== build 9 ==
Design CRC, start of the top module:
module CRC(
input           clk,         
input           rst_n,       
input  [23:0]   Din,         
input           valid,       
input  [15:0]   size,        
output [14:0]   checksum,    
output          done         
);
Size in the first run: about 190 cells after synthesis, about 23 flip-flops, roughly 59 I/O pins, about 0.0018 sq mm of cells after synthesis.
clock: 6.44 ns
lec_check: 0
cap_margin: 20
core_margin: 2
core_utilization: 44
gpl_routability_driven: 1
place_density_lb_addon: 0.2
slew_margin: 20
tns_end_percent: 70
run.sh (not shown) runs the stock make flow with config.mk's settings and CLKGATE_MAP_FILE=.
Build 9 ended with every stage complete and zero timing, DRC or antenna violations.
The following lists how build 72 was set up differently from build 9:
- changing PLACE_DENSITY_LB_ADDON from 0.2 to 0.16
- changing CORE_UTILIZATION from 44 to 18
- changing CAP_MARGIN from 20 to 10
- changing GPL_ROUTABILITY_DRIVEN from 1 to 0
- setting ABC_AREA to 0 for the first time
- setting GPL_TIMING_DRIVEN to 0 for the first time
- setting MIN_ROUTING_LAYER to met1 for the first time
- changing CORE_MARGIN from 2 to 5
- removing TNS_END_PERCENT (formerly 70)
- setting CTS_CLUSTER_SIZE to 91 for the first time
- changing SLEW_MARGIN from 20 to 5
- changing the clock period (ns, I/O delays scaled along) from 6.44 to 7.77
--- outcome ---
Compared with build 9, placement density in the core of build 72 is lower.
met2 as the most used routing layer in global routing was reported by build 9, and met1 by build 72.
Taking build 9 as the reference, in build 72 layout-stage area growth over the synthesis result picked up an extra 15 points; TritonCTS buffer count neither gained nor lost much; die area picked up an extra about 160%.
The maximum fanout encountered on the critical timing path reported for build 72 is smaller than that of build 9 by 12.
Combinational cell fraction of total power was higher in build 72 than in build 9.
Summary of the comparison: routed length on met3 is higher in build 72, relative to build 9.
Post-detailed-routing wire length (higher): build 72
Input-level comparison between build 79 and build 72:
- MAX_ROUTING_LAYER now met4, previously not set
- MIN_ROUTING_LAYER no longer set, was met1
- CTS_CLUSTER_SIZE now 46, was 91
- CORE_MARGIN now 7, was 5
- CORE_UTILIZATION now 40, was 18
- ABC_AREA no longer set, was 0
- SLEW_MARGIN now 20, was 5
- PLACE_DENSITY_LB_ADDON now 0.1, was 0.16
- CAP_MARGIN now 20, was 10
- GPL_ROUTABILITY_DRIVEN no longer set, was 0
- GPL_TIMING_DRIVEN no longer set, was 0
- the clock period (ns, I/O delays scaled along) now 5.5, was 7.77
## What came out
- Re synthesized area: no difference whatsoever between build 72 and build 79.
- Synthesis-to-finish area growth (build 79 over build 72): decrease, 15 points
- Looking at relative max-transition margin across both flows, build 79 is the weaker of the two, with build 72 ahead.
- Build 79 was carried through to the last stage, and its layout satisfied the timing, design-rule and antenna checks.
- [compare] base=build 72 new=build 79: minimum setup slack in the final design dropped 1.0 ns; number of rows in the core area -12.
Here is what was changed in the inputs of build 36 compared with build 79.
- CORE_UTILIZATION changed from 40 to 72
- SETUP_SLACK_MARGIN newly set to 0.54
- CORE_MARGIN changed from 7 to 2
- CTS_CLUSTER_DIAMETER newly set to 295
- MAX_ROUTING_LAYER removed (was met4)
- ABC_AREA newly set to 1
- the clock period (ns, I/O delays scaled along) changed from 5.5 to 1.86
[summary]
- No final results exist for build 36, since it was stopped by error FLW-0024 during global placement (3_3_place_gp).
- Re initial cell density of the core: build 36 and build 79 aren't equal, and the higher value belongs to build 36.
- Build 36 ended up with simple AND/OR/NAND/NOR gates as its dominant kind of combinational cell; build 79 ended up with multiplexers.
- Re count of boundary I/O pins: no difference whatsoever between build 36 and build 79.
- For the sequential-to-total area share from yosys stat, build 36 came in 1.2 points lower than build 79 did.
- Mux share of post-synthesis cell area (higher): build 79
- Delta (build 36 minus build 79): count of cell types in the netlist down 9; number of standard-cell rows in the floorplan down 6.
- Relative to build 79, the average cell area after synthesis of build 36 is lower by 27%.
- Build 36: horizontal extent of the die lower than build 79
- Going from build 79 to build 36, the synthesized cell count was found to have gone up by about 40%.
What build 54 does differently from build 36 at the input level:
- SETUP_SLACK_MARGIN: 0.54 -> -0.48
- HOLD_SLACK_MARGIN: unset -> -0.08
- TNS_END_PERCENT: unset -> 10
- CORE_ASPECT_RATIO: unset -> 0.5
- CORE_UTILIZATION: 72 -> 35
- CTS_CLUSTER_DIAMETER: 295 -> 383
- GPL_ROUTABILITY_DRIVEN: unset -> 0
- CTS_CLUSTER_SIZE: 46 -> 98
- PLACE_DENSITY_LB_ADDON: 0.1 -> unset
- ABC_AREA: 1 -> unset
- the clock period (ns, I/O delays scaled along): 1.86 -> 5.5
==> comparison <==
- Build 54 did not stop at any stage, and its layout met the timing, design-rule and antenna checks.
- Run comparison: build 36 largest family of logic cells by area simple AND/OR/NAND/NOR gates; build 54 largest family of logic cells by area multiplexers
- Area share of fa/ha/maj cells after synthesis delta (build 36 -> build 54): insignificant
- On build 54: synthesized cell count is 30% lower than what build 36 gave.
- X dimension of the die on build 54 is up relative to build 36.
- [compare] base=build 36 new=build 54: area of the chip moved up; Yosys chip area now sits lower.


Setup of wip/umber:
Starting RTL as in the previous note.
clock: 3.76 ns
lec_check: 0
abc_area: 1
cap_margin: 20
cell_pad_in_sites_detail_placement: 2
core_margin: 6
core_utilization: 39
cts_cluster_diameter: 163
cts_cluster_size: 38
gpl_timing_driven: 1
hold_slack_margin: 0.06
max_routing_layer: met4
min_routing_layer: met2
place_density_lb_addon: 0.21
slew_margin: 40
tns_end_percent: 95
#### Input delta (wip/onyx over wip/umber)
# wip/umber
export LEC_CHECK = 0
export ABC_AREA = 1
export CAP_MARGIN = 20
export CELL_PAD_IN_SITES_DETAIL_PLACEMENT = 2
export CORE_MARGIN = 6
export CORE_UTILIZATION = 39
export CTS_CLUSTER_DIAMETER = 163
export CTS_CLUSTER_SIZE = 38
export GPL_TIMING_DRIVEN = 1
export HOLD_SLACK_MARGIN = 0.06
export MAX_ROUTING_LAYER = met4
export MIN_ROUTING_LAYER = met2
export PLACE_DENSITY_LB_ADDON = 0.21
export SLEW_MARGIN = 40
export TNS_END_PERCENT = 95
create_clock -name core_clock -period 3.76 [get_ports {clk}]
# wip/onyx
export LEC_CHECK = 0
export CAP_MARGIN = 20
export CORE_ASPECT_RATIO = 0.5
export CORE_MARGIN = 8
export CORE_UTILIZATION = 65
export CTS_CLUSTER_DIAMETER = 270
export CTS_CLUSTER_SIZE = 99
export GPL_ROUTABILITY_DRIVEN = 0
export SLEW_MARGIN = 20
export TNS_END_PERCENT = 15
create_clock -name core_clock -period 5.5 [get_ports {clk}]
- Class of the tightest hold or removal check: register to register -> wip/onyx, primary input to async pin -> wip/umber
- Of wip/onyx and wip/umber, wip/umber shows the lower flip-flop and latch share of the layout cell area, with wip/onyx above it.
- [compare] base=wip/umber new=wip/onyx: number of optimization iterations in the first detailed-route pass went down by 5, wire length went down by 46%.
- Between wip/umber and wip/onyx, cell depth of the worst setup path decreased.
- Going from wip/umber to wip/onyx, the simple-gate portion of the synthesized area was found to have gone down by 11 points.
- Share of the cycle needed by the critical path after routing (higher): wip/umber
- Higher share of total power consumed by net switching goes to wip/umber over wip/onyx.
[inputs] wip/fjord vs wip/onyx
# wip/onyx
export LEC_CHECK = 0
export CAP_MARGIN = 20
export CORE_ASPECT_RATIO = 0.5
export CORE_MARGIN = 8
export CORE_UTILIZATION = 65
export CTS_CLUSTER_DIAMETER = 270
export CTS_CLUSTER_SIZE = 99
export GPL_ROUTABILITY_DRIVEN = 0
export SLEW_MARGIN = 20
export TNS_END_PERCENT = 15
create_clock -name core_clock -period 5.5 [get_ports {clk}]
# wip/fjord
export LEC_CHECK = 0
export CAP_MARGIN = 20
export CORE_MARGIN = 7
export CORE_UTILIZATION = 42
export CTS_CLUSTER_SIZE = 46
export GPL_ROUTABILITY_DRIVEN = 0
export MAX_ROUTING_LAYER = met4
export PLACE_DENSITY_LB_ADDON = 0.1
export SLEW_MARGIN = 25
create_clock -name core_clock -period 5.5 [get_ports {clk}]
Results
- wip/fjord: highest achievable clock rate about 0.7% below wip/onyx
- As of wip/fjord, first-iteration DRC count had fallen by more than half compared to wip/onyx.
- The final area of wip/fjord exceeds that of wip/onyx by about 0.6%.


CRC again, from the RTL that the note above started with.
Settings: LEC_CHECK=0, ABC_AREA=1, CAP_MARGIN=5, CORE_MARGIN=2, CORE_UTILIZATION=70, CTS_CLUSTER_DIAMETER=29, CTS_CLUSTER_SIZE=40, HOLD_SLACK_MARGIN=-0.09, PLACE_DENSITY_LB_ADDON=0.27, SETUP_SLACK_MARGIN=0.46, SLEW_MARGIN=20; clock period 2.49 ns.
The starting point failed in global placement (FLW-0024).
Change:
- ABC_AREA: 1 -> not set
- CAP_MARGIN: 5 -> 20
- CORE_UTILIZATION: 70 -> 40
- CTS_CLUSTER_DIAMETER: 29 -> not set
- CTS_CLUSTER_SIZE: 40 -> not set
- HOLD_SLACK_MARGIN: -0.09 -> not set
- PLACE_DENSITY_LB_ADDON: 0.27 -> not set
- SETUP_SLACK_MARGIN: 0.46 -> not set
- clock period: 2.49 -> 5.5 ns (I/O delays scaled with it)
Now the flow produced a clean layout.
Synthesized cell count decreases by 30%.
Die size goes up by 63%.
Area after synthesis drops by 3.5%.
Change:
- CAP_MARGIN: 20 -> 10
- CELL_PAD_IN_SITES_GLOBAL_PLACEMENT: not set -> 2
- CORE_MARGIN: 2 -> 7
- CTS_CLUSTER_SIZE: not set -> 47
- GPL_ROUTABILITY_DRIVEN: not set -> 0
- GPL_TIMING_DRIVEN: not set -> 1
- HOLD_SLACK_MARGIN: not set -> 0.2
- PLACE_DENSITY: not set -> 0.39
- SLEW_MARGIN: 20 -> 0
Outcome: Power stays flat; global-route usage drops by 3.4 points; wire length is higher by 9.2%; core utilization shrinks by 0.17 points; worst setup slack barely changes; area after synthesis does not change; combinational power decreases by about 0.9%.
Change:
- CAP_MARGIN: 10 -> 20
- CELL_PAD_IN_SITES_GLOBAL_PLACEMENT: 2 -> not set
- CORE_MARGIN: 7 -> 2
- CORE_UTILIZATION: 40 -> 35
- CTS_CLUSTER_DIAMETER: not set -> 383
- CTS_CLUSTER_SIZE: 47 -> 98
- GPL_TIMING_DRIVEN: 1 -> not set
- HOLD_SLACK_MARGIN: 0.2 -> -0.08
- PLACE_DENSITY: 0.39 -> not set
- SLEW_MARGIN: 0 -> 20
- TNS_END_PERCENT: not set -> 10
Effect:
- clock-buffer cell count does not change
- via count went down by 0.66%
- combinational power stays flat
- worst setup slack improved by 0.070 ns
- utilization is lower by 6.3 points
- routed wire length fell by 5.8%


Setup of run A:
Starting RTL as in the previous note.
make LEC_CHECK=0 ABC_AREA=1 CAP_MARGIN=20 CORE_MARGIN=2 CORE_UTILIZATION=72 CTS_CLUSTER_DIAMETER=383 CTS_CLUSTER_SIZE=98 SLEW_MARGIN=20 finish   # period 2.07 ns
Run A did not finish; a tool error ended it in global routing.
### run A -> run B
-- flow/config.mk --
<<< run A, line 10
export CORE_MARGIN = 2
export CORE_UTILIZATION = 72
export CTS_CLUSTER_DIAMETER = 383
export CTS_CLUSTER_SIZE = 98
export SLEW_MARGIN = 20
>>> run B, line 10
export CORE_MARGIN = 2
export CORE_UTILIZATION = 72
export PLACE_DENSITY_LB_ADDON = 0.28
export SLEW_MARGIN = 20
==> flow/constraint.sdc <==
create_clock -name core_clock -period 2.82 [get_ports {clk}]
set_input_delay 0.5640 -clock core_clock [delete_from_list [all_inputs] [get_ports {clk}]]
set_output_delay 0.5640 -clock core_clock [all_outputs]
set_load 0.01 [all_outputs]
Results
- Run A -> run B: share of flip-flops with an asynchronous set or reset delta 0, exact match
- Reported for run A and run B, synthesized cell count turned out identical to the last digit.
- Re die size: no difference whatsoever between run B and run A.
- In terms of register bit count reported by yosys, run B and run A differ only marginally.
- Run B against run A: count of distinct cell types in the synthesized netlist barely changed; average cell area after synthesis barely changed; die outline height barely changed.
- No final results exist for run B, since it was stopped by error FLW-0024 during global placement.
Inputs modified between run B and run C:
-- flow/config.mk --
<<< run B, line 8
export ABC_AREA = 1
export CAP_MARGIN = 20
export CORE_MARGIN = 2
export CORE_UTILIZATION = 72
export PLACE_DENSITY_LB_ADDON = 0.28
export SLEW_MARGIN = 20
>>> run C, line 8
export ABC_AREA = 1
export CAP_MARGIN = 20
export CELL_PAD_IN_SITES_GLOBAL_PLACEMENT = 2
export CORE_MARGIN = 7
export CORE_UTILIZATION = 42
export CTS_CLUSTER_SIZE = 46
export GPL_ROUTABILITY_DRIVEN = 0
export MAX_ROUTING_LAYER = met4
export PLACE_DENSITY_LB_ADDON = 0.1
export SETUP_SLACK_MARGIN = 0.96
export SLEW_MARGIN = 25
==> flow/constraint.sdc <==
create_clock -name core_clock -period 5.5 [get_ports {clk}]
set_input_delay 1.1000 -clock core_clock [delete_from_list [all_inputs] [get_ports {clk}]]
set_output_delay 1.1000 -clock core_clock [all_outputs]
set_load 0.01 [all_outputs]
[summary]
Run C completed end to end with timing, DRC and antenna clean. The higher die outline width came out of run C. Going from run B to run C, the die span in y was found to have gone up by 26 um. Side by side, area of the die turned out higher in run C than in run B.
Here is what was changed in the inputs of run D compared with run C.
==> flow/config.mk <==
export PLATFORM = sky130hd
export DESIGN_NAME = CRC
export DESIGN_NICKNAME = CRC
export VERILOG_FILES = /design/flow/design.v
export SDC_FILE = /design/flow/constraint.sdc
export NUM_CORES = 4
export LEC_CHECK = 0
export CAP_MARGIN = 20
export CORE_MARGIN = 2
export CORE_UTILIZATION = 40
export CTS_CLUSTER_SIZE = 46
export PLACE_DENSITY_LB_ADDON = 0.1
export SLEW_MARGIN = 20
--- outcome ---
- Looking at part of the power in the clock network, run D sits above run C.
- Average instance area after synthesis (run D / run C): 1.4
- Largest incremental delay on the critical path, run D and run C: smaller value in run C
- Logic depth of the worst register-to-register path (higher): run C
- STATUS power consumption: run D wins against run C


The RTL this note starts from:
==> flow/design.v <==
module CRC(
input           clk,         
input           rst_n,       
input  [23:0]   Din,         
input           valid,       
input  [15:0]   size,        
output [14:0]   checksum,    
output          done         
);
reg [5:0] shift_count;       
reg [5:0] limit;             
wire [1:0] extra;            
wire [4:0] offset;           
wire finish;                 
reg [15:0] crc;                                    
localparam [15:0] polynomial = 16'b1100010110011001;      
reg CS, NS;
parameter IDLE = 1'b0, FIND = 1'b1;
always @(posedge clk or negedge rst_n)
begin
 if(~rst_n)
  CS <= IDLE;
 else CS <= NS;
end
always @(posedge clk)
begin
 case(CS)
  IDLE:
  begin
   crc <= (valid) ? (Din >> offset) : 16'hffff;             
   shift_count <= 0;
  end
  FIND:
  begin
  if(crc[15] == 1'b0)                                              
  begin                                                            
   if(shift_count < offset)                                        
    crc <= {crc[14:0],Din[offset - (shift_count + 6'd1)]};            
   else crc <= crc << 1;
   shift_count <= shift_count + 6'd1;
  end
  else crc <= crc ^ polynomial;                                    
  end
 endcase
end
always @(*)
begin
 limit = 6'd15 + offset;
 case(CS)
  IDLE:
  begin
   if(valid)
    NS = FIND;
   else NS = IDLE;
  end
  FIND:
  begin
   if(finish)
    NS = IDLE;
   else NS = FIND;
  end
  default: NS = IDLE;
 endcase
end
assign extra = size[2:0] - 3'd2;
assign offset = {extra, 3'b000};
assign finish = ((shift_count == limit) && (crc[15] == 1'b0)) ? 1'b1 : 1'b0;
assign done = (CS == FIND) && finish;
assign checksum = crc[14:0];
endmodule
make LEC_CHECK=0 CAP_MARGIN=20 CORE_MARGIN=2 CORE_UTILIZATION=40 SLEW_MARGIN=20 finish   # period 4.47 ns
Change:
Settings changed: ABC_AREA set to 1, CORE_UTILIZATION 40 to 71, CTS_CLUSTER_DIAMETER set to 49, CTS_CLUSTER_SIZE set to 38, GPL_TIMING_DRIVEN set to 1, MAX_ROUTING_LAYER set to met4, MIN_ROUTING_LAYER set to met1, PLACE_DENSITY_LB_ADDON set to 0.26, SLEW_MARGIN 20 to 40, TNS_END_PERCENT set to 95.
Clock period 4.47 ns to 2.49 ns, I/O delays scaled along.
Effect: The new run died in 3_3_place_gp; synthesized cell count goes up by 42%; synthesized area goes up by 3.7%; die size goes down by about 40%.
Change:
Settings changed: CELL_PAD_IN_SITES_DETAIL_PLACEMENT set to 2, CORE_MARGIN 2 to 9, CORE_UTILIZATION 71 to 39, CTS_CLUSTER_DIAMETER 49 to 163, HOLD_SLACK_MARGIN set to 0.3, MIN_ROUTING_LAYER met1 to met2, PLACE_DENSITY_LB_ADDON 0.26 to 0.21, TNS_END_PERCENT 95 to 20.
Clock period 2.49 ns to 3.76 ns, I/O delays scaled along.
What happened:
- This time the run finished clean
- die area increases by 150%
- synthesized area does not change
- synthesized cell count is unchanged
Change:
Settings changed: CELL_PAD_IN_SITES_GLOBAL_PLACEMENT set to 1, CORE_ASPECT_RATIO set to 0.59, CORE_MARGIN 9 to 7, CORE_UTILIZATION 39 to 19, GPL_TIMING_DRIVEN 1 to 0, MAX_ROUTING_LAYER met4 to met5, SETUP_SLACK_MARGIN set to 0.19, TNS_END_PERCENT 20 to 80.
Outcome: Power is higher by 6.8%; synthesized area does not change; register-to-register slack is worse by 0.02 ns; die size is higher by 70%; count of clock-buffer cells in the layout is lower by 1; via count is lower by 5.5%.
Power figures rest on the tool's default switching activity, not on a simulated workload.
